==> flow/design.v (excerpt) <==
module usb_interface_v1_0 #
(
	parameter RESET_CYCLES = 100,
	parameter  C_M00_AXI_START_DATA_VALUE	= 32'h00000000,
	parameter  C_M00_AXI_TARGET_SLAVE_BASE_ADDR	= 32'h00000000,
	parameter integer C_M00_AXI_ADDR_WIDTH	= 32,
	parameter integer C_M00_AXI_DATA_WIDTH	= 32,
	parameter integer C_M00_AXI_TRANSACTIONS_NUM	= 4
) (
	input wire [(8 - 1):0] usb_data_in,
	output wire [(8 - 1):0] usb_data_out,
	output wire usb_data_oe,
	input wire [(1 + 4 + 4 + 16)-8-1:0] usb_addr,
	input wire usb_rd_n,
	input wire usb_wr_n,
	input wire usb_ce_n,
	output wire sw_reset_n,
	input wire  m00_axi_aclk,
	input wire  m00_axi_aresetn,
	output wire [C_M00_AXI_ADDR_WIDTH-1 : 0] m00_axi_awaddr,
	output wire [2 : 0] m00_axi_awprot,
	output wire  m00_axi_awvalid,
	input wire  m00_axi_awready,
	output wire [C_M00_AXI_DATA_WIDTH-1 : 0] m00_axi_wdata,
	output wire [C_M00_AXI_DATA_WIDTH/8-1 : 0] m00_axi_wstrb,
	output wire  m00_axi_wvalid,
	input wire  m00_axi_wready,
	input wire [1 : 0] m00_axi_bresp,
	input wire  m00_axi_bvalid,
	output wire  m00_axi_bready,
	output wire [C_M00_AXI_ADDR_WIDTH-1 : 0] m00_axi_araddr,
	output wire [2 : 0] m00_axi_arprot,
	output wire  m00_axi_arvalid,
	input wire  m00_axi_arready,
	input wire [C_M00_AXI_DATA_WIDTH-1 : 0] m00_axi_rdata,
	input wire [1 : 0] m00_axi_rresp,
	input wire  m00_axi_rvalid,
	output wire  m00_axi_rready
);
clock: 10.0 ns
lec_check: 0
abc_area: 1
cap_margin: 10
cell_pad_in_sites_detail_placement: 2
cell_pad_in_sites_global_placement: 1
core_margin: 10
core_utilization: 68
place_density: 0.6
slew_margin: 20
run.sh (not shown) runs the stock make flow with config.mk's settings and CLKGATE_MAP_FILE=.
The baseline ended with an error in 3_1_place_gp_skip_io on GPL-0301.
Next try:
- CAP_MARGIN: 10 -> 25
- CORE_UTILIZATION: 68 -> 40
- HOLD_SLACK_MARGIN: default -> 0.16
The new run ran to the end with no violations.
Die size grows by 65%.
Synthesized area does not change.
Synthesized cell count does not change.
Next try:
- ABC_AREA: 1 -> default
- CAP_MARGIN: 25 -> 20
- CELL_PAD_IN_SITES_DETAIL_PLACEMENT: 2 -> default
- CELL_PAD_IN_SITES_GLOBAL_PLACEMENT: 1 -> default
- CORE_MARGIN: 10 -> 2
- HOLD_SLACK_MARGIN: 0.16 -> default
- clock period: 10.0 -> 5.49 ns (I/O delays scaled with it)
What happened: The new run passed the timing, DRC and antenna checks; worst setup slack got worse by 4200 ps; die area decreases by 8.7%; routed wire length decreases by 24%; sequential power grows by 110%.
Next try:
- CORE_UTILIZATION: 40 -> 70
- SETUP_SLACK_MARGIN: default -> 0.4
- clock period: 5.49 -> 3.14 ns (I/O delays scaled with it)
After rerunning:
- Now the flow finished but failed the layout checks on negative setup slack
- global-route usage goes up by 22 points
- final area goes up by 7.7%
- die area goes down by 42%
- area after synthesis is unchanged
- worst hold slack gets better by 160 ps
- via count goes up by 17%
- core utilization goes up by 42 points
Next try:
- CTS_CLUSTER_SIZE: default -> 33
- SETUP_SLACK_MARGIN: 0.4 -> default
- clock period: 3.14 -> 4.51 ns (I/O delays scaled with it)
Effect: With this change the flow passed the timing, DRC and antenna checks; via count falls by 12%; worst setup slack gains 1100 ps; design area falls by 8.7%; synthesized area stays the same.

========
usb_interface_v1_0 again, from the RTL that the note above started with.
make LEC_CHECK=0 CAP_MARGIN=15 CORE_MARGIN=2 CORE_UTILIZATION=72 CTS_CLUSTER_SIZE=68 HOLD_SLACK_MARGIN=-0.08 SLEW_MARGIN=20 TNS_END_PERCENT=5 finish   # period 3.05 ns
The baseline finished with setup timing left.
Next try:
CAP_MARGIN = 20   (was 15)
CTS_CLUSTER_SIZE = 33   (was 68)
HOLD_SLACK_MARGIN = not set   (was -0.08)
PLACE_DENSITY = 0.64   (was not set)
SETUP_SLACK_MARGIN = 0.5   (was not set)
TNS_END_PERCENT = not set   (was 5)
clock period = 4.51 ns   (was 3.05 ns; I/O delays follow)
Effect:
- Now the flow finished with timing, DRC and antenna clean
- total power goes down by a quarter to a third
- cell count goes down by a few percent
- combinational power shrinks by well over a third
- non-clock buffer count is lower by 210
- sequential power went down by a quarter to a third
- routed wire length goes down by a few percent
- design area falls by a few percent
- maximum frequency goes down by about a fifth
- count of clock-buffer cells in the layout grows by 11
- die size does not change
Next try:
CORE_UTILIZATION = 40   (was 72)
CTS_CLUSTER_SIZE = not set   (was 33)
PLACE_DENSITY = 0.6   (was 0.64)
SETUP_SLACK_MARGIN = 1.21   (was 0.5)
clock period = 5.49 ns   (was 4.51 ns; I/O delays follow)
Power went down by 14%.
Worst setup slack improves by 0.61 ns.
Hold slack gets better by 0.13 ns.
Critical path depth went up by 2.
Utilization fell by 36 points.
Cell count came out higher by about 14%.
Die area increases by about 80%.
Fmax went down by about 9%.
Clock-buffer cell count came out higher by 29.
Combinational power drops by about 20%.
Sequential power fell by about 18%.
Next try:
CORE_UTILIZATION = 65   (was 40)
SETUP_SLACK_MARGIN = not set   (was 1.21)
clock period = 5.81 ns   (was 5.49 ns; I/O delays follow)
Total power went down by 8.8%.
Clock skew shrinks by 0.027 ns.
Cell count goes down by 11%.
Clock power drops by about 10%.
Via count is about the same.
Worst hold slack improves by 0.14 ns.
Synthesized area does not change.
Register-to-register slack improves by 0.26 ns.
Wire length fell by 5.4%.
Core utilization rose by 27 points.
Next try:
CORE_UTILIZATION = 57   (was 65)
CTS_CLUSTER_SIZE = 99   (was not set)
SETUP_SLACK_MARGIN = 0.71   (was not set)
clock period = 4.68 ns   (was 5.81 ns; I/O delays follow)
Outcome:
- The new run produced a clean layout
- total power rises by 24%
- worst setup slack degrades by 0.62 ns
- wire length rises by 1.9%
- combinational power rises by 26%
- final area rises by 1.1%
No activity file was given, so power comes from the tool's default toggle rates.
